==> design/flow/design.v <==
module fp1(sig1, sig2, exp1, exp2, sign1, sign2, signew, expnew, signnew);
input wire [10:0] sig1, sig2; 
input wire [3:0] exp1, exp2;
input wire sign1, sign2;
output wire [21:0] signew;
output wire [4:0] expnew;
output wire signnew;
assign expnew = exp1 + exp2 - 3'b111;
assign signew = sig1 * sig2;
assign signnew = sign1 ^ sign2;
endmodule
module fp2(sig, exp, sign, fp_result, under, over);
input wire [21:0] sig;
input wire [4:0] exp;
input wire sign;
output wire [15:0] fp_result;
output wire under, over;
reg [21:0] tempsig;
reg [4:0] tempexp;
reg underflow;
reg overflow;
always @(*)
begin
	if(sig[20]==1'b0)
		begin
			tempsig = sig >> 1;
			tempexp = exp + 1'b1;
		end
	else 
		begin
			tempsig = sig;
			tempexp = exp;
		end
	if (tempexp > 5'd24) underflow = 1'b1;
	else underflow = 1'b0;
	if (tempexp[4]==1) overflow = 1'b1;
	else overflow =1'b0;
end
assign fp_result = {sign, tempexp[3:0], tempsig[19:9] };
assign under = underflow;
assign over = overflow;
endmodule
module fp_mul(clk, op1, op2, result, under, over);
input wire clk;
input wire [15:0] op1, op2;
output reg [15:0] result;
output reg under, over;
reg [15:0] op1reg, op2reg;
wire [21:0] signew;
wire [4:0] expnew;
wire signnew;
wire [15:0] fp_result;
wire fp_under, fp_over;
always @(posedge clk)
begin
	op1reg <= op1;
	op2reg <= op2;
	result <= fp_result;
	under <= fp_under;
	over <= fp_over;
end
fp1 stage1(.sig1(op1reg[10:0]), .sig2(op2reg[10:0]), .exp1(op1reg[14:11]), .exp2(op2reg[14:11]),
	.sign1(op1reg[15]), .sign2(op2reg[15]), .signew(signew), .expnew(expnew), .signnew(signnew));
fp2 stage2(.sig(signew), .exp(expnew), .sign(signnew), .fp_result(fp_result), .under(fp_under), .over(fp_over));
endmodule
==> design/flow/run.sh <==
#!/bin/bash
# the make line also repeats each setting of config.mk as NAME=value (left out here)
make -C /OpenROAD-flow-scripts/flow DESIGN_CONFIG=/design/flow/config.mk WORK_HOME=/design/flow/orfs CLKGATE_MAP_FILE= finish
==> design/flow/config.mk <==
export PLATFORM = sky130hd
export DESIGN_NAME = fp_mul
export DESIGN_NICKNAME = fp_mul
export VERILOG_FILES = /design/flow/design.v
export SDC_FILE = /design/flow/constraint.sdc
export NUM_CORES = 4
export LEC_CHECK = 0
export ABC_AREA = 0
export CAP_MARGIN = 20
export CELL_PAD_IN_SITES_DETAIL_PLACEMENT = 0
export CORE_MARGIN = 8
export CORE_UTILIZATION = 50
export CTS_CLUSTER_DIAMETER = 351
export GPL_TIMING_DRIVEN = 1
export SLEW_MARGIN = 20
export TNS_END_PERCENT = 35
==> design/flow/constraint.sdc <==
create_clock -name core_clock -period 3.19 [get_ports {clk}]
set_input_delay 0.6380 -clock core_clock [delete_from_list [all_inputs] [get_ports {clk}]]
set_output_delay 0.6380 -clock core_clock [all_outputs]
set_load 0.01 [all_outputs]
==> results of run 1 <==
## routing by layer
layer	vias to the layer above	wire length [µm]	track usage [%]
met2	56	6520	32.3
met5	-	0	0
met1	2076	5510	22.0
met4	0	219	5.39
met3	15	367	3.66
li1	2018	-	-
## layout make-up
| type | instances | area (µm²) | area share, % |
|---|---|---|---|
| clock buffers | 5 | 68.8 | 0.967 |
| clock inverters | 3 | 43.8 | 0.615 |
| inverters | 110 | 413 | 5.80 |
| multi-input cells | 382 | 4140 | 58.2 |
| flip-flops and latches | 50 | 1050 | 14.8 |
| well taps | 140 | 175 | 2.46 |
| repair buffers | 140 | 1220 | 17.2 |
## metrics by stage
| step | instance area, µm² | setup WS [ps] |
|---|---|---|
| finish | 7120 | -1790 |
| detailed placement | 6720 | -2110 |
| floorplan | 5690 | -1680 |
| global placement | 6720 | -2010 |
| global route | 7120 | -2010 |
| CTS | 7050 | -1790 |
## repair_timing
action                     in CTS  in global routing
pin swaps                      18                  2
setup buffers                   8                  1
setup endpoints to repair      17                 17
resized                        46                 14
==> results.toml, run 1 <==
# physical design summary
[worst_setup_path]
rr_startpoint = "op2reg[2]"
start_kind = "flip-flop"
critPathLaunch = "op2reg[2]"
end_kind = "flip-flop"
cp_num_buf_inv = 4
crit_chain = "nand2_4, fa_1, fa_1, fa_1, inv_2, fa_1, inv_1, fa_1, inv_2, ha_4, and3_4, and3_4, o211ai_1, a21boi_2, o31ai_2, buf_4, a32o_1, a221oi_2"
worstReg2RegEnd = "result[3]"
worst_path_most_repeated_cell = "fa_1"
path_class = "reg -> reg"
critPathArrivalTime_ps = 5230
r2r_cells = 18
crit_path_top_delay_cell = "fa_1"
cpPeakStageDelay_ps = 570
cp.depth = 18
path_max_fanout = 8
worstPathRequired_ps = 3440
r2r_slack_ps = -1790
crit_family = "adder cells"
worstSetupEndpoint = "result[3]"

[power]
p_per_area_nw_per_um2 = 977
switching_share_pct = 43.1
power_uw = 6950
power_frac_clock_pct = 6.9
combPwrFrac_pct = 80.9
leakagePower_uw = 0.00348
maxPowerGroup = "combinational cells"
switchingPower_uw = 3000
pg_comb_uw = 5620
peakVddDrop_uv = 659
power_frac_seq_pct = 12.2
p_int_uw = 3950
seq-power_uw = 847
pg_clk_uw = 483

[logic_synthesis]
common_cells = "109 x inv_1, 79 x fa_1, 65 x and2_1"
ys_sh_mux_pct = 1.05
ys_seq_share_pct = 18.6
yosys_most_used_dff = "dfxtp_1"
yosysChipArea_um2 = 5370
yosys_cells = 566
synth_area_per_cell_um2 = 9.49
top_cells_by_area = "fa_1 29%, dfxtp_1 19%, ha_1 14%, inv_1 7.6%, and2_1 7.6%"
synthArstFlopShare_pct = 0
ys_warn_count = 2
synth_area_um2 = 5370
synth_cell_type_count = 53
synth.net_count = 740
top_cell = "inv_1"
simple_gate_share_pct = 15.5
top_cell_area_share_pct = 29.4
post_synth_ao_oa_area_fraction_pct = 8.32
top_area_cell = "fa_1"
logic_family = "adder cells"
edf_count = 0
adder_share_pct = 43.9
synth_flop_count = 50
syn-instance-count = 566
xor_area_share_pct = 3.07

[clock_tree]
root_buffer = "clkbuf_8"
cts.clk_slew.worst_paths_ps = 110
cts_sinks = 50
hold_buffers = 0
cts_buffer_depth = 2
cts_max_level = 2
cts_tree = "done"
cts_made_buffers = 5
clock_latency_ps = 330

[final_timing]
fin_ws_ps = -1790
tightest_slew_ps = 411
period_needed_ps = 4980
fmax_ghz = 0.201
report.final.slew_viol_count = 0
maxSlewHeadroom_pct = 72.4
tns_ps = -29480
rsz0062_at_grt = "yes"
finalHoldViolCount = 0
period_used_pct = 156
fin_skew_ps = 12.3
whs_ps = 428
final-setup-viol-count = 17

[drt]
drc = 0
vias_per_cell = 5.02
totalWireLength_um = 12600
wl_per_cell_um = 15.2
drt_pre_antenna_iters = 4
drt_iter0_drc = 139
n_antenna_cell = 0
drtAntennaViolNets = 0
vias = 4165

[floorplanning]
die_height_um = 120
row_count = 38
die_width_um = 120
core-area_um2 = 10700
io_pins = 51
fp_util_pct = 50.4
die-area_um2 = 14300

[global_route]
grt_pass1_wl_um = 21100
track_usage_pct = 18.3
grt_overflow = 0
antenna_found_initial = 0
grt_pass1_vias = 4491
grt_start_max_net_pins = 17

[finish]
area_delta_synth_final_pct = 32.5
nFillCells = 881
finalNetCount = 863
layoutNonFillerInstCount = 830
postLayoutCoreUtil_pct = 66.8

[flow_run]
warnings = 29
drv_cap = 0

[place]
dp_hpwl_um = 10600
dp.cells = 813
gp_congestion = 0.857
port_buffers = 50

[run_status]
status = "complete, but fails checks"
so.violations = "setup timing"

[hold_path]
worstHoldEndpoint = "result[15]"
hold_class = "reg -> reg"
hold_depth = 1
hp-start = "op1reg[15]"
==> run 2, diff against run 1 <==
Settings changed: ABC_AREA 0 to default, CAP_MARGIN 20 to 25, CELL_PAD_IN_SITES_DETAIL_PLACEMENT 0 to default, CORE_MARGIN 8 to 2, CORE_UTILIZATION 50 to 57, CTS_CLUSTER_DIAMETER 351 to 343, MIN_ROUTING_LAYER from default to met2, TNS_END_PERCENT 35 to default.
Clock period 3.19 ns to 6.92 ns, I/O delays scaled along.
==> run 2 against run 1 <==
Net effect: now clean on timing, DRC and antenna; count of clock-buffer cells in the layout stayed put; first-iteration DRC count increased to 4.6 times the previous value; largest power group unchanged; clock power is about 60% lower; sequential power shrank 52%; area after synthesis did not move; non-clock buffer count is 89 lower; critical path depth shrank 2; core utilization shrank 1.4 points; routed wire length decreased by 9.1%; critical path type unchanged; via count increased by 25%; combinational power shrank 68%.
==> results.toml, run 2 <==
# physical design summary
[global_route]
grt_pass1_wl_um = 18300
track_usage_pct = 34.8
antenna_found_initial = 0
grt_pass1_vias = 5678
grt_start_max_net_pins = 19
grt_overflow = 0

[power]
maxPowerGroup = "combinational cells"
pg_comb_uw = 1820
pg_clk_uw = 195
switchingPower_uw = 1150
leakagePower_uw = 0.00299
p_per_area_nw_per_um2 = 402
seq-power_uw = 403
peakVddDrop_uv = 248
power_frac_clock_pct = 8.0
p_int_uw = 1270
switching_share_pct = 47.6
power_frac_seq_pct = 16.7
combPwrFrac_pct = 75.3

[final_timing]
period_needed_ps = 6070
tns_ps = 0
rsz0062_at_grt = "no"
final-setup-viol-count = 0
whs_ps = 426
maxSlewHeadroom_pct = 49.7
period_used_pct = 87.7
fin_skew_ps = 8.11
report.final.slew_viol_count = 0
fin_ws_ps = 853
finalHoldViolCount = 0
fmax_ghz = 0.165
tightest_slew_ps = 754

[floorplanning]
fp_util_pct = 58.4
row_count = 35
die_width_um = 101
die_height_um = 101
io_pins = 51
core-area_um2 = 9200
die-area_um2 = 10200

[worst_setup_path]
cpPeakStageDelay_ps = 630
worstPathRequired_ps = 7140
worstSetupEndpoint = "result[12]"
cp_num_buf_inv = 2
critPathLaunch = "op1reg[2]"
critPathArrivalTime_ps = 6290
crit_path_top_delay_cell = "dfxtp_1"
r2r_cells = 16
path_class = "reg -> reg"
end_kind = "flip-flop"
r2r_slack_ps = 850
cp.depth = 16
rr_startpoint = "op1reg[2]"
path_max_fanout = 13
crit_chain = "and2_1, fa_1, fa_1, fa_1, fa_1, inv_1, fa_1, inv_1, ha_1, a21oi_1, o21ai_1, a31o_2, o21ai_1, a31oi_2, nor2_2, mux2_1"
worstReg2RegEnd = "result[12]"
worst_path_most_repeated_cell = "fa_1"
start_kind = "flip-flop"
crit_family = "adder cells"

[logic_synthesis]
top_area_cell = "fa_1"
yosys_cells = 566
synth_cell_type_count = 53
adder_share_pct = 43.9
ys_sh_mux_pct = 1.05
common_cells = "109 x inv_1, 79 x fa_1, 65 x and2_1"
logic_family = "adder cells"
post_synth_ao_oa_area_fraction_pct = 8.32
synth.net_count = 740
edf_count = 0
syn-instance-count = 566
top_cell_area_share_pct = 29.4
ys_warn_count = 2
xor_area_share_pct = 3.07
synth_area_um2 = 5370
synthArstFlopShare_pct = 0
simple_gate_share_pct = 15.5
top_cells_by_area = "fa_1 29%, dfxtp_1 19%, ha_1 14%, inv_1 7.6%, and2_1 7.6%"
yosysChipArea_um2 = 5370
synth_flop_count = 50
top_cell = "inv_1"
synth_area_per_cell_um2 = 9.49
yosys_most_used_dff = "dfxtp_1"
ys_seq_share_pct = 18.6

[drt]
vias_per_cell = 7.32
n_antenna_cell = 0
wl_per_cell_um = 16.1
drc = 0
drtAntennaViolNets = 0
totalWireLength_um = 11500
drt_iter0_drc = 636
vias = 5215
drt_pre_antenna_iters = 5

[hold_path]
hold_class = "reg -> reg"
worstHoldEndpoint = "result[15]"
hp-start = "op1reg[15]"
hold_depth = 1

[finish]
finalNetCount = 774
area_delta_synth_final_pct = 12.0
nFillCells = 790
layoutNonFillerInstCount = 712

[clock_tree]
cts.clk_slew.worst_paths_ps = 110
cts_sinks = 50
cts_tree = "done"
cts_resized = 0
root_buffer = "clkbuf_8"
cts_buffer_depth = 2
cts_made_buffers = 5
hold_buffers = 0
clock_latency_ps = 320
postCtsSetupRepairBufs = 0
cts_max_level = 2

[flow_run]
drv_cap = 0
warnings = 28

[run_status]
status = "timing/DRC/antenna clean"

[place]
dp_hpwl_um = 9180
gp_congestion = 0.813
pre_cts_slack_ps = 951
dp.cells = 704
port_buffers = 50
==> run 2: layout make-up <==
type                            count  area, µm²  share of cell area (%)
Inverter                          110        413                    6.86
Multi-Input combinational cell    382       3860                    64.2
Tap cell                          111        139                    2.31
Clock inverter                      3       27.5                   0.457
Sequential cell                    50       1000                    16.6
Timing Repair Buffer               51        508                    8.44
Clock buffer                        5       68.8                    1.14
==> run 2: per-layer routing <==
metal / GRT usage [%] / wire length [µm]
met1: - / 0
met2: 42.5 / 6110
met3: 45.8 / 4220
met4: 9.56 / 1140
met5: 0 / 0
==> run 2: stage by stage <==
stage | power, µW | util [%] | area [µm²]
floorplan | 1750 | - | 5370
global placement | 2170 | 64.4 | 5920
detailed placement | 2200 | 64.4 | 5920
CTS | 2410 | 65.4 | 6020
global route | 2670 | 65.4 | 6020
finish | 2420 | 65.4 | 6020
==> run 3, diff against run 2 <==
Settings changed: CAP_MARGIN 25 to 20, CELL_PAD_IN_SITES_DETAIL_PLACEMENT from default to 0, CORE_ASPECT_RATIO from default to 0.83, CORE_UTILIZATION 57 to 71, CTS_CLUSTER_DIAMETER 343 to 43, CTS_CLUSTER_SIZE from default to 15, GPL_TIMING_DRIVEN 1 to default, MIN_ROUTING_LAYER met2 to default, PLACE_DENSITY_LB_ADDON from default to 0.25, SLEW_MARGIN 20 to 35, TNS_END_PERCENT from default to 70.
Clock period 6.92 ns to 5.04 ns, I/O delays scaled along.
==> run 3 against run 2 <==
Net effect: the flow now stops in global routing (5_1_grt); synthesized cell count stayed put; die size is 19% lower; area after synthesis stayed put.
==> results.toml, run 3 <==
# implementation run metrics
[logic_synthesis]
ys_warn_count = 2
ys_sh_mux_pct = 1.05
synth_cell_type_count = 53
yosys_most_used_dff = "dfxtp_1"
post_synth_ao_oa_area_fraction_pct = 8.32
top_cell = "inv_1"
yosysChipArea_um2 = 5370
syn-instance-count = 566
common_cells = "109 x inv_1, 79 x fa_1, 65 x and2_1"
edf_count = 0
top_cells_by_area = "fa_1 29%, dfxtp_1 19%, ha_1 14%, inv_1 7.6%, and2_1 7.6%"
simple_gate_share_pct = 15.5
synthArstFlopShare_pct = 0
synth_flop_count = 50
synth_area_um2 = 5370
xor_area_share_pct = 3.07
adder_share_pct = 43.9
synth.net_count = 740
logic_family = "adder cells"
yosys_cells = 566
top_area_cell = "fa_1"
synth_area_per_cell_um2 = 9.49
ys_seq_share_pct = 18.6
top_cell_area_share_pct = 29.4

[floorplanning]
fp_util_pct = 74.4
io_pins = 51
die_height_um = 83.2
row_count = 28
core-area_um2 = 7220
die_width_um = 99.5
die-area_um2 = 8280

[clock_tree]
cts_made_buffers = 5
cts_sinks = 50
root_buffer = "clkbuf_8"
cts_buffer_depth = 2
cts_max_level = 2

[place]
port_buffers = 50
dp_hpwl_um = 10800
gp_congestion = 0.948

[run_status]
error_line = "[ERROR GRT-0232] Routing congestion too high. Check the congestion heatmap in the GUI."
status = "stopped before the end"
stop_stage = "global routing (5_1_grt)"

[global_route]
grt_overflow = 465
track_usage_pct = 90.7
==> run 3: layer usage <==
metal | overflow | track usage (%)
met5 | 0 | 26.3
met4 | 142 | 105
met3 | 0 | 70.7
met2 | 322 | 114
met1 | 1 | 82.2
==> run 3: per-stage QoR <==
step           setup WS (ps)  std cells  utilization (%)  area, µm²
3_5_place_dp            -274        737             88.4       6380
2_1_floorplan           10.3        566                -       5540
4_1_cts                -76.6        756             95.1       6860
3_3_place_gp           -72.3        737             88.4       6380
==> run 3: repair_timing <==
| action | CTS |
|---|---|
| gates resized | 84 |
| setup buffers | 12 |
| pin swaps | 52 |
| endpoints found under the setup margin | 17 |
| hold buffers | 0 |
==> run 4, diff against run 3 <==
Settings changed: ABC_AREA from default to 1, CAP_MARGIN 20 to 5, CELL_PAD_IN_SITES_DETAIL_PLACEMENT 0 to default, CORE_ASPECT_RATIO 0.83 to 0.88, CTS_CLUSTER_DIAMETER 43 to 199, CTS_CLUSTER_SIZE 15 to 35, PLACE_DENSITY_LB_ADDON 0.25 to default, SLEW_MARGIN 35 to 20, TNS_END_PERCENT 70 to default.
Clock period 5.04 ns to 4.1 ns, I/O delays scaled along.
==> run 4 against run 3 <==
Net effect: the run again fails in global routing (5_1_grt); area after synthesis grew 6.8%; die size grew 6.5%; synthesized cell count grew 32%.
==> results.toml, run 4 <==
# implementation run metrics
[clock_tree]
root_buffer = "clkbuf_8"
hold_buffers = 0
cts_made_buffers = 5
cts_sinks = 50
cts_max_level = 2
cts_buffer_depth = 2

[logic_synthesis]
logic_family = "adder cells"
common_cells = "224 x nand2_1, 201 x inv_1, 79 x fa_1"
simple_gate_share_pct = 20.3
synth_area_um2 = 5740
adder_share_pct = 41.1
syn-instance-count = 749
post_synth_ao_oa_area_fraction_pct = 3.90
ys_warn_count = 2
yosys_most_used_dff = "dfxtp_1"
top_cells_by_area = "fa_1 28%, dfxtp_1 17%, nand2_1 15%, ha_1 14%, inv_1 13%"
synthArstFlopShare_pct = 0
xor_area_share_pct = 2.14
yosys_cells = 749
top_cell_area_share_pct = 27.6
yosysChipArea_um2 = 5740
edf_count = 0
synth_flop_count = 50
synth.net_count = 923
synth_cell_type_count = 34
top_cell = "nand2_1"
synth_area_per_cell_um2 = 7.66
ys_seq_share_pct = 17.5
ys_sh_mux_pct = 0
top_area_cell = "fa_1"

[floorplanning]
io_pins = 51
core-area_um2 = 7770
die-area_um2 = 8810
fp_util_pct = 73.8
die_height_um = 88.3
row_count = 30
die_width_um = 99.8

[place]
gp_congestion = 0.935
dp_hpwl_um = 13400
port_buffers = 50

[run_status]
error_line = "[ERROR DPL-0038] Utilization greater than 100%, impossible to legalize"
status = "stopped before the end"
stop_stage = "global routing (5_1_grt)"
[run 4: repair_timing]
action,4_1_cts
endpoints found under the setup margin,17
setup buffers,13
gates resized,64
endpoints found under the hold margin,0
pin swaps,28
[run 4: through the flow]
| step | setup WS (ps) | instances | hold slack [ps] | cell area [µm²] |
|---|---|---|---|---|
| floorplan | -247 | 749 | 406 | 6070 |
| global placement | -543 | 943 | 416 | 7010 |
| detailed placement | -762 | 943 | 447 | 7010 |
| CTS | -626 | 963 | 464 | 7440 |
==> run 5, diff against run 4 <==
Settings changed: ABC_AREA 1 to default, CAP_MARGIN 5 to 20, CELL_PAD_IN_SITES_GLOBAL_PLACEMENT from default to 0, CORE_ASPECT_RATIO 0.88 to default, CORE_UTILIZATION 71 to 53, CTS_CLUSTER_DIAMETER 199 to default, CTS_CLUSTER_SIZE 35 to default, GPL_TIMING_DRIVEN from default to 1, MIN_ROUTING_LAYER from default to met2, PLACE_DENSITY from default to 0.38, TNS_END_PERCENT from default to 20.
Clock period 4.1 ns to 6.59 ns, I/O delays scaled along.
==> run 5 against run 4 <==
Net effect: synthesized cell count decreased by 24%; die size increased by 24%; the run now finishes clean; area after synthesis down 6.3%.
==> results.toml, run 5 <==
# physical design summary
[drt]
drtAntennaViolNets = 0
vias = 5203
drt_pre_antenna_iters = 7
vias_per_cell = 7.07
drt_iter0_drc = 608
drc = 0
n_antenna_cell = 0
wl_per_cell_um = 15.9
totalWireLength_um = 11700

[worst_setup_path]
cp.depth = 17
path_max_fanout = 13
end_kind = "flip-flop"
worst_path_most_repeated_cell = "fa_1"
start_kind = "flip-flop"
crit_family = "adder cells"
cp_num_buf_inv = 3
crit_chain = "nand2_1, fa_1, inv_1, fa_1, fa_1, fa_1, inv_1, fa_1, inv_1, ha_1, a21oi_1, o21ai_1, a31o_2, o21ai_1, nand4_1, a32o_1, a221oi_1"
rr_startpoint = "op2reg[2]"
worstPathRequired_ps = 6850
cpPeakStageDelay_ps = 720
r2r_cells = 17
worstReg2RegEnd = "result[3]"
critPathArrivalTime_ps = 6370
path_class = "reg -> reg"
crit_path_top_delay_cell = "dfxtp_1"
critPathLaunch = "op2reg[2]"
worstSetupEndpoint = "result[3]"
r2r_slack_ps = 480

[final_timing]
tightest_slew_ps = 599
fmax_ghz = 0.164
period_used_pct = 92.7
fin_skew_ps = 20.5
period_needed_ps = 6110
rsz0062_at_grt = "no"
report.final.slew_viol_count = 0
maxSlewHeadroom_pct = 60.0
finalHoldViolCount = 0
final-setup-viol-count = 0
tns_ps = 0

[logic_synthesis]
ys_seq_share_pct = 18.6
ys_warn_count = 2
xor_area_share_pct = 3.07
edf_count = 0
synth_area_per_cell_um2 = 9.49
logic_family = "adder cells"
synthArstFlopShare_pct = 0
synth_cell_type_count = 53
simple_gate_share_pct = 15.5
common_cells = "109 x inv_1, 79 x fa_1, 65 x and2_1"
yosysChipArea_um2 = 5370
syn-instance-count = 566
post_synth_ao_oa_area_fraction_pct = 8.32
yosys_most_used_dff = "dfxtp_1"
synth_flop_count = 50
yosys_cells = 566
ys_sh_mux_pct = 1.05
adder_share_pct = 43.9
top_cell_area_share_pct = 29.4
top_cells_by_area = "fa_1 29%, dfxtp_1 19%, ha_1 14%, inv_1 7.6%, and2_1 7.6%"
top_cell = "inv_1"
synth.net_count = 740
top_area_cell = "fa_1"
synth_area_um2 = 5370

[floorplanning]
io_pins = 51
fp_util_pct = 54.7
row_count = 36
die_height_um = 105
core-area_um2 = 9820
die-area_um2 = 11000
die_width_um = 105

[power]
leakagePower_uw = 0.00301
power_uw = 2580
maxPowerGroup = "combinational cells"
seq-power_uw = 419
switchingPower_uw = 1210
peakVddDrop_uv = 241
pg_clk_uw = 243
pg_comb_uw = 1920
combPwrFrac_pct = 74.4
p_per_area_nw_per_um2 = 425
switching_share_pct = 46.8
p_int_uw = 1370
power_frac_clock_pct = 9.4
power_frac_seq_pct = 16.2

[global_route]
grt_pass1_wl_um = 19400
grt_start_max_net_pins = 18
grt_pass1_vias = 5922
track_usage_pct = 33.8
grt_overflow = 0
antenna_found_initial = 0

[finish]
postLayoutCoreUtil_pct = 61.9
nFillCells = 888
area_delta_synth_final_pct = 13.2
comb_area_um2 = 3860
regArea_um2 = 1000
finalNetCount = 776

[clock_tree]
cts_buffer_depth = 2
postCtsSetupRepairBufs = 0
cts_tree = "done"
cts_sinks = 50
cts_max_level = 2
cts.clk_slew.worst_paths_ps = 120
cts_made_buffers = 5
hold_buffers = 0
cts_resized = 0
root_buffer = "clkbuf_8"
clock_latency_ps = 340

[place]
gp_congestion = 0.831
port_buffers = 50
dp_hpwl_um = 9130

[hold_path]
hold_class = "reg -> reg"
hold_depth = 1
hp-start = "op1reg[15]"
worstHoldEndpoint = "result[15]"

[flow_run]
drv_cap = 0
warnings = 28

[run_status]
status = "timing/DRC/antenna clean"
-- run 5: cell type report --
cell class	instances	share of cell area (%)
repair buffers	53	8.60
inverters	110	6.79
clock inverters	3	0.802
flip-flops and latches	50	16.5
multi-input cells	382	63.5
well taps	133	2.74
clock buffers	5	1.13
-- run 5: through the flow --
step	hold WS [ps]	instances	instance area (µm²)	setup slack, ps
3_3_place_gp	409	728	5960	789
4_1_cts	434	736	6080	630
3_5_place_dp	418	728	5960	640
2_1_floorplan	406	566	5370	1280
5_1_grt	445	736	6080	196
6_report	427	736	6080	481
-- run 5: routing by layer --
metal	share of wire, %	global-route usage [%]	wire, µm	vias to the layer above
met1	0	-	0	1991
met2	53	39.4	6190	1263
met3	40	48.9	4640	116
met5	0	3.81	0	-
met4	7.6	5.52	884	0
li1	-	-	-	1833
==> run 6, diff against run 5 <==
Settings changed: ABC_AREA from default to 1, CAP_MARGIN 20 to 0, CELL_PAD_IN_SITES_DETAIL_PLACEMENT from default to 0, CELL_PAD_IN_SITES_GLOBAL_PLACEMENT 0 to default, CORE_ASPECT_RATIO from default to 0.83, CORE_UTILIZATION 53 to 67, CTS_CLUSTER_DIAMETER from default to 46, CTS_CLUSTER_SIZE from default to 73, GPL_TIMING_DRIVEN 1 to default, HOLD_SLACK_MARGIN from default to -0.1, MIN_ROUTING_LAYER met2 to default, PLACE_DENSITY 0.38 to default, SLEW_MARGIN 20 to 35, TNS_END_PERCENT 20 to 70.
Clock period 6.59 ns to 4.16 ns, I/O delays scaled along.
==> run 6 against run 5 <==
Net effect: now fails the layout checks on setup timing; design area increased by 25%; critical path depth increased by 5; final cell count increased by 34%; synthesized cell count increased by 32%; maximum frequency increased by 18%; area after synthesis increased by 6.8%.
==> results.toml, run 6 <==
# physical design summary
[clock_tree]
cts_tree = "done"
clock_latency_ps = 330
cts_sinks = 50
root_buffer = "clkbuf_8"
cts.clk_slew.worst_paths_ps = 110
cts_buffer_depth = 2
cts_max_level = 2
cts_made_buffers = 5

[global_route]
grt_pass1_wl_um = 26800
grt_start_max_net_pins = 16
antenna_found_initial = 1
grt_pass1_vias = 5841
track_usage_pct = 37.4
grt_overflow = 0

[final_timing]
fin_skew_ps = 10.7
tns_ps = -14550
fmax_ghz = 0.193
tightest_slew_ps = 425
finalHoldViolCount = 0
period_used_pct = 124
final-setup-viol-count = 17
fin_ws_ps = -1020
whs_ps = 467
rsz0062_at_grt = "yes"
period_needed_ps = 5180
maxSlewHeadroom_pct = 71.6
report.final.slew_viol_count = 0

[power]
switching_share_pct = 51.4
pg_comb_uw = 5670
power_frac_clock_pct = 4.8
combPwrFrac_pct = 85.2
seq-power_uw = 667
pg_clk_uw = 317
leakagePower_uw = 0.00434
maxPowerGroup = "combinational cells"
switchingPower_uw = 3420
peakVddDrop_uv = 868
power_frac_seq_pct = 10.0
p_per_area_nw_per_um2 = 876
p_int_uw = 3230

[hold_path]
hold_class = "reg -> reg"
hp-start = "op2reg[15]"
hold_depth = 1
worstHoldEndpoint = "result[15]"

[logic_synthesis]
top_cell_area_share_pct = 27.6
synth_cell_type_count = 34
ys_sh_mux_pct = 0
top_cells_by_area = "fa_1 28%, dfxtp_1 17%, nand2_1 15%, ha_1 14%, inv_1 13%"
ys_warn_count = 2
synth_flop_count = 50
post_synth_ao_oa_area_fraction_pct = 3.90
yosys_most_used_dff = "dfxtp_1"
edf_count = 0
adder_share_pct = 41.1
xor_area_share_pct = 2.14
yosys_cells = 749
logic_family = "adder cells"
yosysChipArea_um2 = 5740
simple_gate_share_pct = 20.3
syn-instance-count = 749
top_cell = "nand2_1"
top_area_cell = "fa_1"
synthArstFlopShare_pct = 0
ys_seq_share_pct = 17.5
synth_area_per_cell_um2 = 7.66
synth.net_count = 923
synth_area_um2 = 5740
common_cells = "224 x nand2_1, 201 x inv_1, 79 x fa_1"

[floorplanning]
die_height_um = 88.3
io_pins = 51
core-area_um2 = 8260
die-area_um2 = 9320
die_width_um = 106
fp_util_pct = 69.5
row_count = 30

[worst_setup_path]
r2r_cells = 22
path_class = "reg -> reg"
crit_path_top_delay_cell = "fa_1"
worst_path_most_repeated_cell = "fa_1"
end_kind = "flip-flop"
worstReg2RegEnd = "under"
crit_chain = "nand2_1, fa_1, fa_1, inv_1, fa_1, inv_1, fa_1, inv_1, ha_1, ha_1, nand2_1, nor2_2, nand2_2, nor2_2, nand2_2, nand3_4, nand2_4, nand2_8, nand2_2, o21ai_2, nand2_1, nor2_2"
path_max_fanout = 11
rr_startpoint = "op2reg[6]"
start_kind = "flip-flop"
r2r_slack_ps = -1020
worstSetupEndpoint = "under"
worstPathRequired_ps = 4420
cpPeakStageDelay_ps = 600
cp_num_buf_inv = 3
cp.depth = 22
critPathArrivalTime_ps = 5430
critPathLaunch = "op2reg[6]"
crit_family = "adder cells"

[drt]
drt_pre_antenna_iters = 7
vias = 6033
drc = 0
vias_per_cell = 6.12
wl_per_cell_um = 21.5
drt_iter0_drc = 1040
totalWireLength_um = 21200
drtAntennaViolNets = 0

[finish]
area_delta_synth_final_pct = 32.5
finalNetCount = 1046
comb_area_um2 = 4270
nFillCells = 310
regArea_um2 = 1060
layoutNonFillerInstCount = 985

[run_status]
status = "complete, but fails checks"
so.violations = "setup timing"

[place]
pre_cts_slack_ps = -699
gp_congestion = 0.942
port_buffers = 50
dp_hpwl_um = 12300
dp.cells = 953

[flow_run]
warnings = 31
drv_cap = 0
run 6: area by class of cell:
type                       count  area share, %
sequential                    50           13.9
tap                          112           1.84
timing repair buffer         140           17.0
clock buffer                   5          0.906
multi-input combinational    474           56.2
clock inverter                 2          0.181
inverter                     201           9.93
antenna                        1         0.0329
run 6: timing repair:
action,4_1_cts,5_1_grt
resized,46,52
hold buffers,0,0
pin swaps,14,26
cloned,1,1
buffers inserted,9,14
endpoints found under the setup margin,17,17
run 6: metrics by stage:
step / total power, µW / instance area [µm²] / util [%]
final: 6660 / 7600 / 92.0
after global routing: 7000 / 7590 / 92.0
after CTS: 5680 / 7280 / 88.1
after detailed placement: 5130 / 6990 / 84.6
after global placement: 4950 / 6990 / 84.6
after floorplan: 3550 / 6070 / -
run 6: metal layers:
layer / global-route usage, % / vias to the layer above / part of all wire (%)
li1: - / 2415 / -
met1: 43.0 / 2736 / 32
met2: 68.0 / 618 / 45
met3: 5.89 / 264 / 12
met4: 21.2 / 0 / 10
met5: 0 / - / 0
==> run 7, diff against run 6 <==
Settings changed: ABC_AREA 1 to default, CAP_MARGIN 0 to 20, CELL_PAD_IN_SITES_GLOBAL_PLACEMENT from default to 0, CORE_ASPECT_RATIO 0.83 to default, CORE_MARGIN 2 to 7, CORE_UTILIZATION 67 to 57, CTS_CLUSTER_DIAMETER 46 to 379, CTS_CLUSTER_SIZE 73 to 28, GPL_ROUTABILITY_DRIVEN from default to 0, HOLD_SLACK_MARGIN -0.1 to default, PLACE_DENSITY_LB_ADDON from default to 0.27, SETUP_SLACK_MARGIN from default to -0.61, SLEW_MARGIN 35 to 20, TNS_END_PERCENT 70 to default.
Clock period 4.16 ns to 6.71 ns, I/O delays scaled along.
==> run 7 against run 6 <==
Net effect: now clean on timing, DRC and antenna; register-to-register slack improved by 1700 ps; routed wire length fell by 48%; clock skew rose by 2.4 ps; total power fell by 63%; critical path depth fell by 5; combinational power fell by 68%; critical path type unchanged; design area fell by 20%.
==> results.toml, run 7 <==
# physical design summary
[drt]
vias_per_cell = 5.54
totalWireLength_um = 11100
vias = 3947
drt_iter0_drc = 108
drtAntennaViolNets = 0
drc = 0
wl_per_cell_um = 15.5
drt_pre_antenna_iters = 4
n_antenna_cell = 0

[clock_tree]
cts_buffer_depth = 2
cts_tree = "done"
hold_buffers = 0
postCtsSetupRepairBufs = 0
clock_latency_ps = 310
cts_sinks = 50
cts_resized = 0
cts.clk_slew.worst_paths_ps = 100
cts_made_buffers = 5
cts_max_level = 2
root_buffer = "clkbuf_8"

[logic_synthesis]
logic_family = "adder cells"
post_synth_ao_oa_area_fraction_pct = 8.32
synth_cell_type_count = 53
synth_flop_count = 50
simple_gate_share_pct = 15.5
adder_share_pct = 43.9
synth.net_count = 740
top_cell_area_share_pct = 29.4
synth_area_um2 = 5370
ys_seq_share_pct = 18.6
ys_warn_count = 2
yosys_cells = 566
synthArstFlopShare_pct = 0
edf_count = 0
xor_area_share_pct = 3.07
syn-instance-count = 566
top_cell = "inv_1"
yosys_most_used_dff = "dfxtp_1"
ys_sh_mux_pct = 1.05
yosysChipArea_um2 = 5370
common_cells = "109 x inv_1, 79 x fa_1, 65 x and2_1"
synth_area_per_cell_um2 = 9.49
top_area_cell = "fa_1"
top_cells_by_area = "fa_1 29%, dfxtp_1 19%, ha_1 14%, inv_1 7.6%, and2_1 7.6%"

[place]
dp_hpwl_um = 9170
place_area_um2 = 5930
port_buffers = 50

[global_route]
grt_pass1_wl_um = 19100
track_usage_pct = 18.7
grt_overflow = 0
antenna_found_initial = 0
grt_pass1_vias = 4210
grt_start_max_net_pins = 18

[power]
seq-power_uw = 410
pg_clk_uw = 225
leakagePower_uw = 0.00300
pg_comb_uw = 1840
p_per_area_nw_per_um2 = 409
power_uw = 2470
peakVddDrop_uv = 264
switchingPower_uw = 1130
maxPowerGroup = "combinational cells"
switching_share_pct = 45.9
power_frac_seq_pct = 16.6
power_frac_clock_pct = 9.1
p_int_uw = 1340
combPwrFrac_pct = 74.3

[finish]
nFillCells = 761
postLayoutCoreUtil_pct = 65.7
fin_area_um2 = 6050
comb_area_um2 = 3860
finalNetCount = 775
regArea_um2 = 1000
area_delta_synth_final_pct = 12.6

[worst_setup_path]
crit_path_top_delay_cell = "dfxtp_1"
path_max_fanout = 13
r2r_slack_ps = 680
cp_num_buf_inv = 3
r2r_cells = 17
path_class = "reg -> reg"
end_kind = "flip-flop"
critPathLaunch = "op2reg[4]"
critPathArrivalTime_ps = 6240
worstSetupEndpoint = "result[3]"
crit_chain = "nand2_1, fa_1, inv_1, fa_1, fa_1, fa_1, inv_1, fa_1, inv_1, ha_1, a21oi_1, o21ai_1, a31o_2, o21ai_1, nand4_1, a32o_1, a221oi_1"
rr_startpoint = "op2reg[4]"
worst_path_most_repeated_cell = "fa_1"
start_kind = "flip-flop"
worstPathRequired_ps = 6920
cp.depth = 17
crit_family = "adder cells"
cpPeakStageDelay_ps = 630
worstReg2RegEnd = "result[3]"

[run_status]
status = "timing/DRC/antenna clean"

[final_timing]
rsz0062_at_grt = "no"
period_needed_ps = 6030
tightest_slew_ps = 673
maxSlewHeadroom_pct = 55.1
report.final.slew_viol_count = 0
fmax_ghz = 0.166
final-setup-viol-count = 0
finalHoldViolCount = 0
fin_skew_ps = 13.0
tns_ps = 0
period_used_pct = 89.9

[floorplanning]
io_pins = 51
die-area_um2 = 12300
fp_util_pct = 58.4
die_height_um = 111
row_count = 35
core-area_um2 = 9200
die_width_um = 111

[hold_path]
hp-start = "op1reg[15]"
hold_class = "reg -> reg"
worstHoldEndpoint = "result[15]"
hold_depth = 1

[flow_run]
drv_cap = 0
warnings = 26
run 7: layout make-up:
| class | count | area share, % |
|---|---|---|
| Inverter | 110 | 6.83 |
| Clock buffer | 5 | 1.14 |
| Clock inverter | 3 | 0.807 |
| Sequential cell | 50 | 16.6 |
| Timing Repair Buffer | 52 | 8.53 |
| Multi-Input combinational cell | 382 | 63.8 |
| Tap cell | 111 | 2.30 |
run 7: stage by stage:
stage,instances,hold WS (ps),setup WS [ps]
after detailed placement,705,413,773
after floorplan,566,406,1400
final,713,425,680
after CTS,713,429,740
after global routing,713,434,387
after global placement,705,412,889
run 7: per-layer routing:
| layer | vias up | routed length [µm] | GRT usage [%] |
|---|---|---|---|
| li1 | 1840 | - | - |
| met1 | 1988 | 4430 | 21.5 |
| met2 | 95 | 5930 | 34.3 |
| met3 | 24 | 420 | 2.89 |
| met4 | 0 | 306 | 7.72 |
| met5 | - | 0 | 0 |
==> run 8, diff against run 7 <==
Settings changed: CELL_PAD_IN_SITES_GLOBAL_PLACEMENT 0 to default, CORE_ASPECT_RATIO from default to 0.83, CORE_MARGIN 7 to 6, CORE_UTILIZATION 57 to 60, CTS_CLUSTER_DIAMETER 379 to 226, CTS_CLUSTER_SIZE 28 to 99, GPL_ROUTABILITY_DRIVEN 0 to default, GPL_TIMING_DRIVEN from default to 0, PLACE_DENSITY_LB_ADDON 0.27 to 0.22, SETUP_SLACK_MARGIN -0.61 to default, SLEW_MARGIN 20 to 35, TNS_END_PERCENT from default to 70.
Clock period 6.71 ns to 5.04 ns, I/O delays scaled along.
==> run 8 against run 7 <==
Net effect: now fails the layout checks on setup timing; global-route usage increased by 8.7 points; non-clock buffer count increased by 76; count of clock-buffer cells in the layout unchanged.
==> results.toml, run 8 <==
# physical design summary
[run_status]
status = "complete, but fails checks"
so.violations = "setup timing"

[drt]
drtAntennaViolNets = 0
vias = 4767
drt_iter0_drc = 351
drt_pre_antenna_iters = 15
vias_per_cell = 6.03
n_antenna_cell = 0
drc = 0
totalWireLength_um = 17300
wl_per_cell_um = 21.9

[clock_tree]
cts.clk_slew.worst_paths_ps = 110
cts_max_level = 2
hold_buffers = 0
cts_tree = "done"
clock_latency_ps = 330
cts_made_buffers = 5
cts_buffer_depth = 2
cts_sinks = 50
root_buffer = "clkbuf_8"

[power]
maxPowerGroup = "combinational cells"
pg_clk_uw = 271
power_frac_clock_pct = 5.8
pg_comb_uw = 3900
leakagePower_uw = 0.00348
p_per_area_nw_per_um2 = 654
seq-power_uw = 544
combPwrFrac_pct = 82.7
switching_share_pct = 48.5
p_int_uw = 2430
power_frac_seq_pct = 11.5
peakVddDrop_uv = 465
switchingPower_uw = 2290
power_uw = 4710

[logic_synthesis]
ys_warn_count = 2
synth_flop_count = 50
synth_cell_type_count = 53
yosys_cells = 566
common_cells = "109 x inv_1, 79 x fa_1, 65 x and2_1"
yosys_most_used_dff = "dfxtp_1"
xor_area_share_pct = 3.07
top_cells_by_area = "fa_1 29%, dfxtp_1 19%, ha_1 14%, inv_1 7.6%, and2_1 7.6%"
simple_gate_share_pct = 15.5
top_cell_area_share_pct = 29.4
yosysChipArea_um2 = 5370
ys_seq_share_pct = 18.6
synthArstFlopShare_pct = 0
top_area_cell = "fa_1"
top_cell = "inv_1"
logic_family = "adder cells"
synth_area_per_cell_um2 = 9.49
synth_area_um2 = 5370
syn-instance-count = 566
post_synth_ao_oa_area_fraction_pct = 8.32
ys_sh_mux_pct = 1.05
adder_share_pct = 43.9
synth.net_count = 740
edf_count = 0

[final_timing]
tightest_slew_ps = 752
finalHoldViolCount = 0
period_used_pct = 109
report.final.slew_viol_count = 0
maxSlewHeadroom_pct = 49.2
fin_ws_ps = -465
final-setup-viol-count = 17
fmax_ghz = 0.182
whs_ps = 458
tns_ps = -5790
rsz0062_at_grt = "yes"
fin_skew_ps = 9.43
period_needed_ps = 5500

[finish]
nFillCells = 407
finalNetCount = 851
area_delta_synth_final_pct = 34.2
postLayoutCoreUtil_pct = 85.8

[worst_setup_path]
worst_path_most_repeated_cell = "fa_1"
start_kind = "flip-flop"
end_kind = "flip-flop"
cpPeakStageDelay_ps = 560
critPathLaunch = "op2reg[3]"
crit_family = "adder cells"
crit_chain = "buf_8, nand2_1, fa_1, inv_2, fa_1, fa_1, fa_1, inv_1, fa_1, inv_2, ha_4, and3_4, and3_4, o211ai_1, buf_4, buf_6, buf_6, a21boi_4, buf_4, nor4_4, o311ai_2, o211a_1"
cp.depth = 22
path_max_fanout = 7
worstSetupEndpoint = "result[8]"
worstReg2RegEnd = "result[8]"
cp_num_buf_inv = 8
crit_path_top_delay_cell = "fa_1"
r2r_cells = 22
rr_startpoint = "op2reg[3]"
critPathArrivalTime_ps = 5780
path_class = "reg -> reg"
r2r_slack_ps = -460
worstPathRequired_ps = 5320

[place]
pre_cts_slack_ps = -546
gp_congestion = 0.862
port_buffers = 50
dp_hpwl_um = 9760

[hold_path]
hold_class = "reg -> reg"
hp-start = "op2reg[15]"
worstHoldEndpoint = "result[15]"
hold_depth = 1

[global_route]
antenna_found_initial = 0
track_usage_pct = 27.5
grt_start_max_net_pins = 19
grt_pass1_vias = 5072
grt_overflow = 0
grt_pass1_wl_um = 24600

[flow_run]
warnings = 28
drv_cap = 0

[floorplanning]
core-area_um2 = 8410
fp_util_pct = 63.9
die-area_um2 = 11400
row_count = 30
die_height_um = 98.2
io_pins = 51
die_width_um = 116
## run 8: timing repair
item / CTS / global route
gates resized: 94 / 49
pin swaps: 44 / 39
endpoints found under the setup margin: 17 / 17
cloned: 4 / 0
buffers inserted: 39 / 15
## run 8: cell type report
class	instances	area (µm²)	area share [%]
plain buffers	21	287	3.97
clock buffers	5	68.8	0.954
clock inverters	3	28.8	0.399
inverters	110	413	5.73
multi-input cells	382	4260	59.1
flip-flops and latches	50	1030	14.3
well taps	112	140	1.94
repair buffers	107	982	13.6
## run 8: per-layer routing
metal	track usage, %	vias to the layer above	wire length, µm
li1	-	2001	-
met1	31.2	2293	5820
met2	48.1	339	8680
met3	5.43	134	1530
met4	14.0	0	1250
met5	0	-	0
## run 8: metrics by stage
stage          std cells  instance area, µm²
2_1_floorplan        566                5540
3_3_place_gp         728                6180
3_5_place_dp         728                6180
4_1_cts              777                6980
5_1_grt              790                7210
6_report             790                7210
==> run 9, diff against run 8 <==
Settings changed: CAP_MARGIN 20 to 5, CELL_PAD_IN_SITES_DETAIL_PLACEMENT 0 to default, CORE_ASPECT_RATIO 0.83 to default, CORE_MARGIN 6 to 2, CORE_UTILIZATION 60 to 66, CTS_CLUSTER_DIAMETER 226 to default, CTS_CLUSTER_SIZE 99 to default, GPL_TIMING_DRIVEN 0 to default, PLACE_DENSITY_LB_ADDON 0.22 to default, SETUP_SLACK_MARGIN from default to 1.02, SLEW_MARGIN 35 to 20, TNS_END_PERCENT 70 to 5.
Clock period 5.04 ns to 3.9 ns, I/O delays scaled along.
==> run 9 against run 8 <==
Net effect: still fails the layout checks on setup timing; largest power group unchanged; critical path type unchanged; non-clock buffer count grew 21; count of clock-buffer cells in the layout is the same; design area is 0.29% higher.
==> results.toml, run 9 <==
# physical design summary
[final_timing]
finalHoldViolCount = 0
period_used_pct = 132
tightest_slew_ps = 506
final-setup-viol-count = 17
report.final.slew_viol_count = 0
fin_ws_ps = -1260
maxSlewHeadroom_pct = 66.0
period_needed_ps = 5160
fin_skew_ps = 19.0
fmax_ghz = 0.194
rsz0062_at_grt = "yes"

[worst_setup_path]
crit_path_top_delay_cell = "fa_1"
r2r_slack_ps = -1260
worst_path_most_repeated_cell = "fa_1"
crit_chain = "nand2_1, fa_1, inv_1, fa_1, fa_1, fa_1, inv_2, fa_2, inv_2, ha_4, a21oi_4, o21ai_2, a31o_2, o21ai_2, buf_6, a31oi_4, nor2_4, buf_6, mux2i_1"
path_max_fanout = 4
start_kind = "flip-flop"
critPathLaunch = "op1reg[9]"
path_class = "reg -> reg"
worstReg2RegEnd = "under"
worstPathRequired_ps = 4150
end_kind = "flip-flop"
worstSetupEndpoint = "under"
cpPeakStageDelay_ps = 610
crit_family = "adder cells"
cp.depth = 19
critPathArrivalTime_ps = 5410
r2r_cells = 19
rr_startpoint = "op1reg[9]"
cp_num_buf_inv = 5

[clock_tree]
cts_sinks = 50
clock_latency_ps = 340
root_buffer = "clkbuf_8"
cts_buffer_depth = 2
cts.clk_slew.worst_paths_ps = 100
cts_tree = "done"
cts_made_buffers = 5
hold_buffers = 0
cts_max_level = 2

[power]
power_frac_clock_pct = 6.7
p_int_uw = 3400
seq-power_uw = 698
maxPowerGroup = "combinational cells"
peakVddDrop_uv = 631
power_frac_seq_pct = 11.1
combPwrFrac_pct = 82.2
pg_clk_uw = 420
leakagePower_uw = 0.00354
p_per_area_nw_per_um2 = 866
switching_share_pct = 45.8
switchingPower_uw = 2870
pg_comb_uw = 5150

[logic_synthesis]
ys_warn_count = 2
top_area_cell = "fa_1"
edf_count = 0
logic_family = "adder cells"
adder_share_pct = 43.9
post_synth_ao_oa_area_fraction_pct = 8.32
synth.net_count = 740
synth_cell_type_count = 53
yosys_cells = 566
synth_area_um2 = 5370
yosys_most_used_dff = "dfxtp_1"
syn-instance-count = 566
yosysChipArea_um2 = 5370
synth_flop_count = 50
xor_area_share_pct = 3.07
simple_gate_share_pct = 15.5
top_cell_area_share_pct = 29.4
ys_seq_share_pct = 18.6
synthArstFlopShare_pct = 0
common_cells = "109 x inv_1, 79 x fa_1, 65 x and2_1"
top_cells_by_area = "fa_1 29%, dfxtp_1 19%, ha_1 14%, inv_1 7.6%, and2_1 7.6%"
top_cell = "inv_1"
synth_area_per_cell_um2 = 9.49
ys_sh_mux_pct = 1.05

[run_status]
status = "complete, but fails checks"
so.violations = "setup timing"

[place]
port_buffers = 50
dp_hpwl_um = 10900
gp_congestion = 0.905
dp.cells = 780
place_area_um2 = 6730
pre_cts_slack_ps = -1380

[flow_run]
warnings = 31
drv_cap = 0

[drt]
totalWireLength_um = 16800
drc = 0
drt_iter0_drc = 285
wl_per_cell_um = 21.0
vias = 4758
n_antenna_cell = 0
drt_pre_antenna_iters = 5
vias_per_cell = 5.94
drtAntennaViolNets = 0

[hold_path]
hold_class = "reg -> reg"
hp-start = "op2reg[15]"
hold_depth = 1
worstHoldEndpoint = "result[15]"

[global_route]
grt_overflow = 0
grt_start_max_net_pins = 18
grt_pass1_vias = 5207
grt_pass1_wl_um = 24900
track_usage_pct = 37.4
antenna_found_initial = 0

[finish]
fin_area_um2 = 7230
postLayoutCoreUtil_pct = 92.6
layoutNonFillerInstCount = 801
finalNetCount = 872
nFillCells = 279
area_delta_synth_final_pct = 34.6

[floorplanning]
fp_util_pct = 68.8
die-area_um2 = 8880
die_height_um = 94.2
core-area_um2 = 7810
die_width_um = 94.2
io_pins = 51
row_count = 32
-- run 9: timing repair --
action | 4_1_cts | 5_1_grt
buffers inserted | 10 | 3
gates cloned | 0 | 0
resized | 46 | 33
pin swaps | 25 | 14
setup endpoints to repair | 17 | 17
-- run 9: per-layer routing --
metal	share of wire (%)	GRT usage, %	vias up
met5	0	0	-
met3	6.9	5.62	111
met4	7.2	18.4	0
met2	52	69.6	280
met1	34	41.2	2330
li1	-	-	2037
-- run 9: area by class of cell --
type	count	area (µm²)	share of cell area [%]
inverters	110	413	5.71
well taps	102	128	1.76
flip-flops and latches	50	1050	14.5
clock inverters	3	48.8	0.675
clock buffers	5	68.8	0.952
repair buffers	149	1350	18.6
multi-input cells	382	4180	57.7
-- run 9: per-stage QoR --
| stage | hold slack (ps) | power (µW) | setup TNS (ps) |
|---|---|---|---|
| after CTS | 435 | 5690 | -18040 |
| after global routing | 454 | 6620 | -22870 |
| after detailed placement | 420 | 4910 | -21390 |
| final | 434 | 6270 | -20330 |
| after floorplan | 406 | 3440 | -14700 |
| after global placement | 407 | 4730 | -18890 |
==> run 10, diff against run 9 <==
Settings changed: ABC_AREA from default to 1, CAP_MARGIN 5 to 30, CELL_PAD_IN_SITES_DETAIL_PLACEMENT from default to 0, CELL_PAD_IN_SITES_GLOBAL_PLACEMENT from default to 3, CORE_ASPECT_RATIO from default to 1.6, CORE_MARGIN 2 to 6, CORE_UTILIZATION 66 to 60, CTS_CLUSTER_DIAMETER from default to 28, CTS_CLUSTER_SIZE from default to 99, GPL_ROUTABILITY_DRIVEN from default to 0, GPL_TIMING_DRIVEN from default to 0, HOLD_SLACK_MARGIN from default to -0.05, PLACE_DENSITY from default to 0.74, SETUP_SLACK_MARGIN 1.02 to 0.54, SLEW_MARGIN 20 to 35, TNS_END_PERCENT 5 to 85.
Clock period 3.9 ns to 5.04 ns, I/O delays scaled along.
==> run 10 against run 9 <==
Net effect: the flow now stops in global placement without I/O (3_1_place_gp_skip_io); area after synthesis increased by 6.8%; die size increased by 36%; synthesized cell count increased by 32%.
==> results.toml, run 10 <==
# implementation run metrics
[run_status]
status = "stopped before the end"
error_line = "[ERROR GPL-0301] Utilization 137.271 % exceeds 100%."
stop_stage = "global placement without I/O (3_1_place_gp_skip_io)"

[logic_synthesis]
ys_warn_count = 2
common_cells = "224 x nand2_1, 201 x inv_1, 79 x fa_1"
post_synth_ao_oa_area_fraction_pct = 3.90
xor_area_share_pct = 2.14
top_cells_by_area = "fa_1 28%, dfxtp_1 17%, nand2_1 15%, ha_1 14%, inv_1 13%"
yosys_cells = 749
synth_cell_type_count = 34
logic_family = "adder cells"
synth_area_um2 = 5740
top_area_cell = "fa_1"
top_cell_area_share_pct = 27.6
adder_share_pct = 41.1
ys_sh_mux_pct = 0
simple_gate_share_pct = 20.3
syn-instance-count = 749
yosysChipArea_um2 = 5740
edf_count = 0
synth_area_per_cell_um2 = 7.66
ys_seq_share_pct = 17.5
synth.net_count = 923
synth_flop_count = 50
top_cell = "nand2_1"
yosys_most_used_dff = "dfxtp_1"
synthArstFlopShare_pct = 0

[floorplanning]
core-area_um2 = 9190
die_width_um = 89.3
fp_util_pct = 62.4
die_height_um = 136
die-area_um2 = 12100
row_count = 44
==> run 11, diff against run 10 <==
Settings changed: ABC_AREA 1 to default, CAP_MARGIN 30 to 20, CELL_PAD_IN_SITES_DETAIL_PLACEMENT 0 to default, CELL_PAD_IN_SITES_GLOBAL_PLACEMENT 3 to default, CORE_ASPECT_RATIO 1.6 to default, CORE_MARGIN 6 to 2, CORE_UTILIZATION 60 to 19, CTS_CLUSTER_DIAMETER 28 to default, CTS_CLUSTER_SIZE 99 to default, GPL_ROUTABILITY_DRIVEN 0 to default, GPL_TIMING_DRIVEN 0 to default, HOLD_SLACK_MARGIN -0.05 to default, PLACE_DENSITY 0.74 to default, SETUP_SLACK_MARGIN 0.54 to default, SLEW_MARGIN 35 to 20, TNS_END_PERCENT 85 to default.
Clock period 5.04 ns to 5.83 ns, I/O delays scaled along.
==> run 11 against run 10 <==
Net effect: the run now finishes clean; synthesized cell count is 24% lower; area after synthesis down 6.3%; die size grew 140%.
==> results.toml, run 11 <==
# physical design summary
[flow_run]
drv_cap = 0
warnings = 27

[drt]
n_antenna_cell = 0
totalWireLength_um = 12100
vias_per_cell = 3.84
drc = 0
drtAntennaViolNets = 0
wl_per_cell_um = 12.1
drt_iter0_drc = 220
vias = 3844
drt_pre_antenna_iters = 4

[power]
power_frac_clock_pct = 11.7
leakagePower_uw = 0.00313
power_frac_seq_pct = 15.8
switching_share_pct = 45.1
pg_clk_uw = 350
pg_comb_uw = 2170
combPwrFrac_pct = 72.5
peakVddDrop_uv = 251
maxPowerGroup = "combinational cells"
p_per_area_nw_per_um2 = 453
seq-power_uw = 472
switchingPower_uw = 1350
p_int_uw = 1640

[worst_setup_path]
path_class = "reg -> reg"
critPathArrivalTime_ps = 5770
cp.depth = 19
critPathLaunch = "op2reg[3]"
rr_startpoint = "op2reg[3]"
worstSetupEndpoint = "result[5]"
r2r_cells = 19
path_max_fanout = 7
worst_path_most_repeated_cell = "fa_1"
worstReg2RegEnd = "result[5]"
end_kind = "flip-flop"
start_kind = "flip-flop"
crit_chain = "buf_4, nand2_1, fa_1, fa_1, fa_1, inv_1, fa_1, inv_1, fa_1, inv_1, ha_1, a21oi_1, o21ai_1, a31o_2, o21ai_1, a31oi_2, nor2_2, buf_4, mux2i_1"
worstPathRequired_ps = 6050
crit_family = "adder cells"
crit_path_top_delay_cell = "fa_1"
r2r_slack_ps = 280
cpPeakStageDelay_ps = 540
cp_num_buf_inv = 5

[clock_tree]
cts.clk_slew.worst_paths_ps = 70
cts_max_level = 2
clock_latency_ps = 300
cts_tree = "done"
cts_made_buffers = 5
cts_sinks = 50
cts_buffer_depth = 2
root_buffer = "clkbuf_16"

[logic_synthesis]
synth_area_per_cell_um2 = 9.49
top_cells_by_area = "fa_1 29%, dfxtp_1 19%, ha_1 14%, inv_1 7.6%, and2_1 7.6%"
simple_gate_share_pct = 15.5
synth.net_count = 740
ys_seq_share_pct = 18.6
synth_flop_count = 50
ys_warn_count = 2
yosys_cells = 566
xor_area_share_pct = 3.07
top_cell = "inv_1"
edf_count = 0
yosysChipArea_um2 = 5370
synthArstFlopShare_pct = 0
adder_share_pct = 43.9
top_cell_area_share_pct = 29.4
syn-instance-count = 566
yosys_most_used_dff = "dfxtp_1"
common_cells = "109 x inv_1, 79 x fa_1, 65 x and2_1"
post_synth_ao_oa_area_fraction_pct = 8.32
synth_cell_type_count = 53
synth_area_um2 = 5370
logic_family = "adder cells"
top_area_cell = "fa_1"
ys_sh_mux_pct = 1.05

[final_timing]
maxSlewHeadroom_pct = 64.2
period_needed_ps = 5550
final-setup-viol-count = 0
fmax_ghz = 0.180
fin_skew_ps = 8.15
rsz0062_at_grt = "yes"
whs_ps = 426
report.final.slew_viol_count = 0
finalHoldViolCount = 0
tightest_slew_ps = 536
period_used_pct = 95.1

[floorplanning]
io_pins = 51
row_count = 61
die_height_um = 172
die-area_um2 = 29600
fp_util_pct = 19.3
die_width_um = 172
core-area_um2 = 27800

[hold_path]
hold_class = "reg -> reg"
hp-start = "op1reg[15]"
worstHoldEndpoint = "result[15]"
hold_depth = 1

[global_route]
grt_pass1_wl_um = 20100
grt_start_max_net_pins = 18
antenna_found_initial = 0
track_usage_pct = 8.69
grt_overflow = 0
grt_pass1_vias = 3986

[run_status]
status = "timing/DRC/antenna clean"

[place]
place_area_um2 = 6410
dp_hpwl_um = 10300
port_buffers = 50
gp_congestion = 0.852

[finish]
fin_area_um2 = 6600
nFillCells = 3077
area_delta_synth_final_pct = 22.8
finalNetCount = 795
## run 11: stage by stage
step | power, µW | std cells | TNS [ps] | utilization, % | setup slack [ps]
2_1_floorplan | 2080 | 566 | 0 | - | 516
3_3_place_gp | 2640 | 992 | 0 | 23.1 | 156
3_5_place_dp | 2650 | 992 | 0 | 23.1 | 144
4_1_cts | 3040 | 1000 | 0 | 23.7 | 105
5_1_grt | 3340 | 1000 | -77.7 | 23.7 | -47.4
6_report | 2990 | 1000 | 0 | 23.7 | 283
## run 11: area by class of cell
class                   count  area (µm²)  area share [%]
flip-flops and latches     50        1010            15.3
clock buffers               5         125            1.90
repair buffers             72         666            10.1
clock inverters             3        47.5           0.721
well taps                 378         473            7.17
multi-input cells         382        3860            58.5
inverters                 110         413            6.26
## run 11: timing repair
action | CTS | global route
hold endpoints to repair | 0 | 0
gates resized | 0 | 9
hold buffers | 0 | 0
setup buffers | 0 | 0
endpoints found under the setup margin | 0 | 11
## run 11: layer usage
layer	vias up	global-route usage (%)	part of all wire [%]
met1	1882	11.7	46
met5	-	0	0
met2	71	14.5	49
met3	13	1.33	3.8
li1	1878	-	-
met4	0	2.37	1.5
==> run 12, diff against run 11 <==
Settings changed: ABC_AREA from default to 1, CAP_MARGIN 20 to 0, CORE_UTILIZATION 19 to 68, CTS_CLUSTER_DIAMETER from default to 50, CTS_CLUSTER_SIZE from default to 74, HOLD_SLACK_MARGIN from default to -0.09, SETUP_SLACK_MARGIN from default to -0.06.
Clock period 5.83 ns to 4.17 ns, I/O delays scaled along.
==> run 12 against run 11 <==
Net effect: core utilization up 71 points; combinational power rose to 2.7 times the previous value; highest routed layer unchanged; flip-flop count stayed put; the layout now fails its checks (setup timing); sequential share of layout area down 1.7 points; die size decreased by 69%.
==> results.toml, run 12 <==
# physical design summary
[logic_synthesis]
common_cells = "224 x nand2_1, 201 x inv_1, 79 x fa_1"
logic_family = "adder cells"
ys_sh_mux_pct = 0
synth.net_count = 923
synth_cell_type_count = 34
synth_flop_count = 50
top_area_cell = "fa_1"
top_cell = "nand2_1"
edf_count = 0
xor_area_share_pct = 2.14
adder_share_pct = 41.1
yosysChipArea_um2 = 5740
synth_area_um2 = 5740
top_cells_by_area = "fa_1 28%, dfxtp_1 17%, nand2_1 15%, ha_1 14%, inv_1 13%"
top_cell_area_share_pct = 27.6
ys_seq_share_pct = 17.5
synth_area_per_cell_um2 = 7.66
syn-instance-count = 749
ys_warn_count = 2
simple_gate_share_pct = 20.3
post_synth_ao_oa_area_fraction_pct = 3.90
yosys_cells = 749
yosys_most_used_dff = "dfxtp_1"
synthArstFlopShare_pct = 0

[clock_tree]
hold_buffers = 0
root_buffer = "clkbuf_8"
cts_max_level = 2
cts_made_buffers = 5
clock_latency_ps = 340
cts_sinks = 50
cts_buffer_depth = 2
cts.clk_slew.worst_paths_ps = 120
cts_tree = "done"

[global_route]
grt_start_max_net_pins = 19
grt_overflow = 0
grt_pass1_wl_um = 25800
track_usage_pct = 37.5
antenna_found_initial = 0
grt_pass1_vias = 5829

[hold_path]
hold_depth = 1
worstHoldEndpoint = "result[15]"
hp-start = "op2reg[15]"
hold_class = "reg -> reg"

[power]
switchingPower_uw = 3620
combPwrFrac_pct = 85.5
leakagePower_uw = 0.00437
pg_comb_uw = 5940
maxPowerGroup = "combinational cells"
pg_clk_uw = 349
seq-power_uw = 658
power_uw = 6950
power_frac_clock_pct = 5.0
switching_share_pct = 52.0
peakVddDrop_uv = 705
p_int_uw = 3330
p_per_area_nw_per_um2 = 896
power_frac_seq_pct = 9.5

[final_timing]
period_used_pct = 118
maxSlewHeadroom_pct = 72.5
tightest_slew_ps = 411
period_needed_ps = 4930
tns_ps = -11110
report.final.slew_viol_count = 0
rsz0062_at_grt = "yes"
fmax_ghz = 0.203
fin_ws_ps = -764
fin_skew_ps = 11.2
finalHoldViolCount = 0
final-setup-viol-count = 17

[flow_run]
warnings = 32
drv_cap = 0

[worst_setup_path]
cpPeakStageDelay_ps = 590
worstReg2RegEnd = "under"
end_kind = "flip-flop"
r2r_cells = 24
start_kind = "flip-flop"
worstPathRequired_ps = 4420
crit_chain = "buf_6, nand2_2, inv_2, fa_1, inv_2, fa_1, inv_2, fa_1, inv_2, fa_1, inv_1, ha_1, ha_1, nand2_1, nor2_4, nand2_2, nor2_4, nand2_4, nand4_1, nand3_1, nand2_1, nand2_1, nor2_1, nor2_1"
cp.depth = 24
cp_num_buf_inv = 6
rr_startpoint = "op1reg[6]"
r2r_slack_ps = -760
path_max_fanout = 4
critPathLaunch = "op1reg[6]"
worstSetupEndpoint = "under"
critPathArrivalTime_ps = 5180
crit_path_top_delay_cell = "fa_1"
path_class = "reg -> reg"
crit_family = "adder cells"

[floorplanning]
die-area_um2 = 9190
fp_util_pct = 69.8
die_width_um = 95.8
io_pins = 51
row_count = 33
die_height_um = 95.8
core-area_um2 = 8220

[finish]
nFillCells = 258
postLayoutCoreUtil_pct = 94.3
finalNetCount = 1055
area_delta_synth_final_pct = 35.1
layoutNonFillerInstCount = 987

[run_status]
status = "complete, but fails checks"
so.violations = "setup timing"

[drt]
drtAntennaViolNets = 0
totalWireLength_um = 21700
n_antenna_cell = 0
drc = 0
drt_pre_antenna_iters = 10
vias_per_cell = 6.12
vias = 6044
wl_per_cell_um = 22.0
drt_iter0_drc = 630

[place]
dp.cells = 957
port_buffers = 50
dp_hpwl_um = 11700
gp_congestion = 0.898
## run 12: area by class of cell
class	instances	area (µm²)	share of cell area, %
flip-flops and latches	50	1050	13.6
clock buffers	5	68.8	0.888
well taps	105	131	1.70
clock inverters	3	28.8	0.371
multi-input cells	474	4310	55.6
inverters	201	754	9.74
repair buffers	149	1400	18.1
## run 12: metrics by stage
step / hold slack (ps) / instance area, µm² / setup slack, ps
floorplan: 406 / 6070 / -177
global placement: 412 / 7080 / -465
detailed placement: 417 / 7080 / -598
CTS: 434 / 7390 / -512
global route: 440 / 7750 / -1170
finish: 437 / 7750 / -764
## run 12: what timing repair did
action | CTS | global route
setup buffers | 10 | 12
pin swaps | 27 | 36
gates cloned | 0 | 0
setup endpoints to repair | 17 | 17
resized | 42 | 72
## run 12: routing by layer
layer  routed length [µm]  up-vias  share of wire (%)  global-route usage [%]
met2                10300      584                 47                    69.1
met5                    0        -                  0                       0
met4                 2460        0                 11                    22.0
li1                     -     2429                  -                       -
met1                 6590     2759                 30                    38.5
met3                 2430      272                 11                    8.38
No activity file was given, so power comes from the tool's default toggle rates.
